==> inputs of trial 37 <==
==> flow/design.v (excerpt) <==
module calc_logic(
   input clk,
   input rst,
   input [4:0] keycode,
   input newkey,
   output [15:0] Xdisplay,
   output LED_NEG_digit,
   output LED_OVW
   );
   localparam[4:0] KEY_CE = 5'b01100,
                   KEY_CA = 5'b00100,
                   KEY_MULTI = 5'b01001,
                   KEY_SUB = 5'b01010,
                   KEY_ADD = 5'b01011,
                   KEY_SQR = 5'b00001,
                   KEY_CH_SIGN = 5'b00010,
                   KEY_EQUALS = 5'b00011;
   reg signed [17:0] X, nextX, Y, nextY, ANS;
   reg [1:0] OP, nextOP;
   wire ADD = (OP == KEY_ADD [1:0]);
   wire SUB = (OP == KEY_SUB [1:0]);
   wire MULTI = (OP == KEY_MULTI [1:0]);        
   wire OP_T2 = (newkey && (keycode[4:2] == 3'b010) );
   wire CA = (newkey && (keycode == KEY_CA) );             
   wire CE = (newkey && (keycode == KEY_CE) );
   wire digit = (newkey && (keycode[4] == 1'b1) );
   wire EQUALS = (newkey && (keycode == KEY_EQUALS) );
   wire SQR = (newkey && (keycode == KEY_SQR) );
   wire CH_SIGN = (newkey && (keycode == KEY_CH_SIGN) );
   wire [6:0] CONTROL = {CE, CA, OP_T2, digit, EQUALS, SQR, CH_SIGN};  
   wire signed [17:0] ANS_ADD, ANS_MULTI, ANS_SUB, ANS_SQR, ANS_CH_SIGN;
   assign ANS_ADD = X+Y;
   assign ANS_SUB = Y-X;
   assign ANS_MULTI = X*Y;
   assign ANS_SQR = X*X;
   assign ANS_CH_SIGN = X*-1;  
   assign LED_OVW = X[16]; 
   assign Xdisplay = X[15:0];
   assign LED_NEG_digit = X[17];  
   always @ (ADD, MULTI, SUB, ANS_ADD, ANS_MULTI, ANS_SUB, X)
       case({ADD, SUB, MULTI})
  ...
export LEC_CHECK = 0
export CAP_MARGIN = 20
export CORE_MARGIN = 2
export CORE_UTILIZATION = 72
export CTS_CLUSTER_SIZE = 72
export PLACE_DENSITY_LB_ADDON = 0.0
export SETUP_SLACK_MARGIN = 1.63
export SLEW_MARGIN = 20
create_clock -name core_clock -period 5.59 [get_ports {clk}]
run.sh (not shown) runs the stock make flow with config.mk's settings and CLKGATE_MAP_FILE=.
==> build 77: changes against trial 37 <==
==> flow/config.mk (replaced) <==
export PLATFORM = sky130hd
export DESIGN_NAME = calc_logic
export DESIGN_NICKNAME = calc_logic
export VERILOG_FILES = /design/flow/design.v
export SDC_FILE = /design/flow/constraint.sdc
export NUM_CORES = 4
export LEC_CHECK = 0
export ABC_AREA = 1
export CAP_MARGIN = 20
export CORE_MARGIN = 2
export CORE_UTILIZATION = 72
export CTS_CLUSTER_SIZE = 95
export PLACE_DENSITY = 0.41
export SETUP_SLACK_MARGIN = 1.56
export SLEW_MARGIN = 20
==> flow/constraint.sdc (replaced) <==
create_clock -name core_clock -period 6.43 [get_ports {clk}]
set_input_delay 1.2860 -clock core_clock [delete_from_list [all_inputs] [get_ports {clk}]]
set_output_delay 1.2860 -clock core_clock [all_outputs]
set_load 0.01 [all_outputs]
==> results <==
                                                                        build 77              trial 37
Overall routed net length                                               47990 um              38670 um
Maximum clock skew at final layout                                      12.36 ps              5.565 ps
Crit path capture                                                          X[17]                 X[16]
Tool warning count                                                            36                    34
Top area contributor share                                                28.82%                31.45%
Power per cell area                                                129.3 nW/um^2         134.6 nW/um^2
Layout overhead on the synthesized area                                   12.83%                17.31%
Sequential Power Share                                                     17.6%                 17.4%
Clk tree area frac                                                        1.054%                1.332%
Number of nets in the layout                                                2428                  1922
Met3 Usage GRT                                                            12.01%                4.741%
Final critical path time including I/O delays and setup                  5805 ps               5740 ps
Met2 Routed Length                                                      20780 um              19160 um
Result of the run                                        complete, no violations       failed layout checks
Layout check failures                                                          -  negative setup slack
Final Hold Slack                                                        627.5 ps              592.0 ps
Post-Synthesis Mean Instance Area                                    6.894 sq um           8.684 sq um
Logic gate share of total power                                            67.8%                 62.8%
Placement-stage cell area                                            14540 sq um           13930 sq um
Seq area share                                                            6.339%                6.510%
Seq power                                                                 357 uW                350 uW
Cell count of the worst hold path                                              2                     1
Delay of the slowest critical-path stage                                  580 ps                530 ps
Post-CTS repair timing setup buffer count                                     42                    21
Layout multi-input combinational cell count                                 1332                  1062
Diodes inserted                                                                0                     1
Met3 wire len                                                            6909 um               3018 um

========
==> inputs of v12 <==
==> flow/design.v <==
 `timescale 1ns / 1ps
module calc_logic(
   input clk,
   input rst,
   input [4:0] keycode,
   input newkey,
   output [15:0] Xdisplay,
   output LED_NEG_digit,
   output LED_OVW
   );
   localparam[4:0] KEY_CE = 5'b01100,
                   KEY_CA = 5'b00100,
                   KEY_MULTI = 5'b01001,
                   KEY_SUB = 5'b01010,
                   KEY_ADD = 5'b01011,
                   KEY_SQR = 5'b00001,
                   KEY_CH_SIGN = 5'b00010,
                   KEY_EQUALS = 5'b00011;
   reg signed [17:0] X, nextX, Y, nextY, ANS;
   reg [1:0] OP, nextOP;
   wire ADD = (OP == KEY_ADD [1:0]);
   wire SUB = (OP == KEY_SUB [1:0]);
   wire MULTI = (OP == KEY_MULTI [1:0]);        
   wire OP_T2 = (newkey && (keycode[4:2] == 3'b010) );
   wire CA = (newkey && (keycode == KEY_CA) );             
   wire CE = (newkey && (keycode == KEY_CE) );
   wire digit = (newkey && (keycode[4] == 1'b1) );
   wire EQUALS = (newkey && (keycode == KEY_EQUALS) );
   wire SQR = (newkey && (keycode == KEY_SQR) );
   wire CH_SIGN = (newkey && (keycode == KEY_CH_SIGN) );
   wire [6:0] CONTROL = {CE, CA, OP_T2, digit, EQUALS, SQR, CH_SIGN};  
   wire signed [17:0] ANS_ADD, ANS_MULTI, ANS_SUB, ANS_SQR, ANS_CH_SIGN;
   assign ANS_ADD = X+Y;
   assign ANS_SUB = Y-X;
   assign ANS_MULTI = X*Y;
   assign ANS_SQR = X*X;
   assign ANS_CH_SIGN = X*-1;  
   assign LED_OVW = X[16]; 
   assign Xdisplay = X[15:0];
   assign LED_NEG_digit = X[17];  
   always @ (ADD, MULTI, SUB, ANS_ADD, ANS_MULTI, ANS_SUB, X)
       case({ADD, SUB, MULTI})
           3'b100: ANS = ANS_ADD;
           3'b010: ANS = ANS_SUB;
           3'b001: ANS = ANS_MULTI;
           default: ANS = X;
       endcase   
   always @ (CONTROL, X, keycode, ANS, ANS_SQR, ANS_CH_SIGN)
       casez(CONTROL)
           7'b1000000: nextX = 18'b0;
           7'b?1?????: nextX = 18'b0;
           7'b0010000: nextX = 18'b0;
           7'b0001000: nextX = {X[12:0], keycode[3:0]};  
           7'b0000100: nextX = ANS;
           7'b0000010: nextX = ANS_SQR;
           7'b0000001: nextX = ANS_CH_SIGN;
           default: nextX = X;
       endcase
   always @ (posedge clk or posedge rst)
   begin
       if(rst) X <= 18'b0;
       else X <= nextX;
   end
   always @ (OP_T2, CA, Y, X)
       case({OP_T2, CA})
           2'b00: nextY = Y;
           2'b10: nextY = X;
           default: nextY = 18'b0;
       endcase
   always @ (posedge clk or posedge rst)
     begin
         if(rst) Y <= 18'b0;
         else Y <= nextY;
     end
   always @ (OP_T2, CA, keycode, OP)
       case({OP_T2, CA})
           2'b00: nextOP = OP;
           2'b10: nextOP = keycode[1:0];
           default: nextOP = 2'b0;
       endcase
   always @ (posedge clk or posedge rst)
     begin
         if(rst) OP <= 2'b0;
         else OP <= nextOP;
     end
   endmodule
==> flow/run.sh <==
#!/bin/bash
# the make line also repeats each setting of config.mk as NAME=value (left out here)
make -C /OpenROAD-flow-scripts/flow DESIGN_CONFIG=/design/flow/config.mk WORK_HOME=/design/flow/orfs CLKGATE_MAP_FILE= finish
==> flow/config.mk <==
export PLATFORM = sky130hd
export DESIGN_NAME = calc_logic
export DESIGN_NICKNAME = calc_logic
export VERILOG_FILES = /design/flow/design.v
export SDC_FILE = /design/flow/constraint.sdc
export NUM_CORES = 4
export LEC_CHECK = 0
export ABC_AREA = 1
export CAP_MARGIN = 20
export CORE_ASPECT_RATIO = 0.5
export CORE_MARGIN = 2
export CORE_UTILIZATION = 50
export CTS_CLUSTER_DIAMETER = 20
export CTS_CLUSTER_SIZE = 92
export PLACE_DENSITY = 0.35
export SETUP_SLACK_MARGIN = 2.31
export SLEW_MARGIN = 20
export TNS_END_PERCENT = 20
==> flow/constraint.sdc <==
create_clock -name core_clock -period 8.0 [get_ports {clk}]
set_input_delay 1.6000 -clock core_clock [delete_from_list [all_inputs] [get_ports {clk}]]
set_output_delay 1.6000 -clock core_clock [all_outputs]
set_load 0.01 [all_outputs]
==> v1: changes against v12 <==
- ABC_AREA: 1 -> unset
- CORE_ASPECT_RATIO: 0.5 -> unset
- CORE_UTILIZATION: 50 -> 68
- CTS_CLUSTER_DIAMETER: 20 -> unset
- CTS_CLUSTER_SIZE: 92 -> 40
- PLACE_DENSITY: 0.35 -> unset
- SETUP_SLACK_MARGIN: 2.31 -> 1.28
- TNS_END_PERCENT: 20 -> 5
==> flow/constraint.sdc (replaced) <==
create_clock -name core_clock -period 8.32 [get_ports {clk}]
set_input_delay 1.6640 -clock core_clock [delete_from_list [all_inputs] [get_ports {clk}]]
set_output_delay 1.6640 -clock core_clock [all_outputs]
set_load 0.01 [all_outputs]
==> results.py <==
# Generated from Yosys and OpenROAD reports
metrics = {
    "run_status": {
        "status": "complete, no violations",
    },
    "place": {
        "place_congestion": 0.961,
    },
    "grt": {
        "busiest_layer": "met2",
        "grtUsageMet1_pct": 47.8,
    },
    "floorplanning": {
        "initial_core_util_pct": 68.8,
    },
    "worst_setup_path": {
        "r2r-start": "X[10]",
    },
    "synth": {
        "ys_seq_share_pct": 7.47,
    },
}
the above is filed under v1

==> results.py <==
# Generated from Yosys and OpenROAD reports
metrics = {
    "run_status": {
        "status": "complete, no violations",
    },
    "worst_setup_path": {
        "r2r-start": "X[5]",
    },
    "route": {
        "met2WireLength_um": 17600,
    },
    "grt": {
        "use_met2_pct": 44.3,
        "grtUsageMet1_pct": 51.9,
        "busiest_layer": "met1",
        "grt-ovfl-total": 0,
    },
    "synth": {
        "most_common_cell": "inv_1",
        "ys_seq_share_pct": 6.85,
    },
    "pwr": {
        "top_power_group": "combinational logic",
    },
    "floorplanning": {
        "initial_core_util_pct": 50.5,
    },
    "place": {
        "place_congestion": 1.01,
    },
    "clock_network": {
        "path_clk_slew_ps": 70,
    },
}
the above is filed under v12

Power figures rest on the tool's default switching activity, not on a simulated workload.
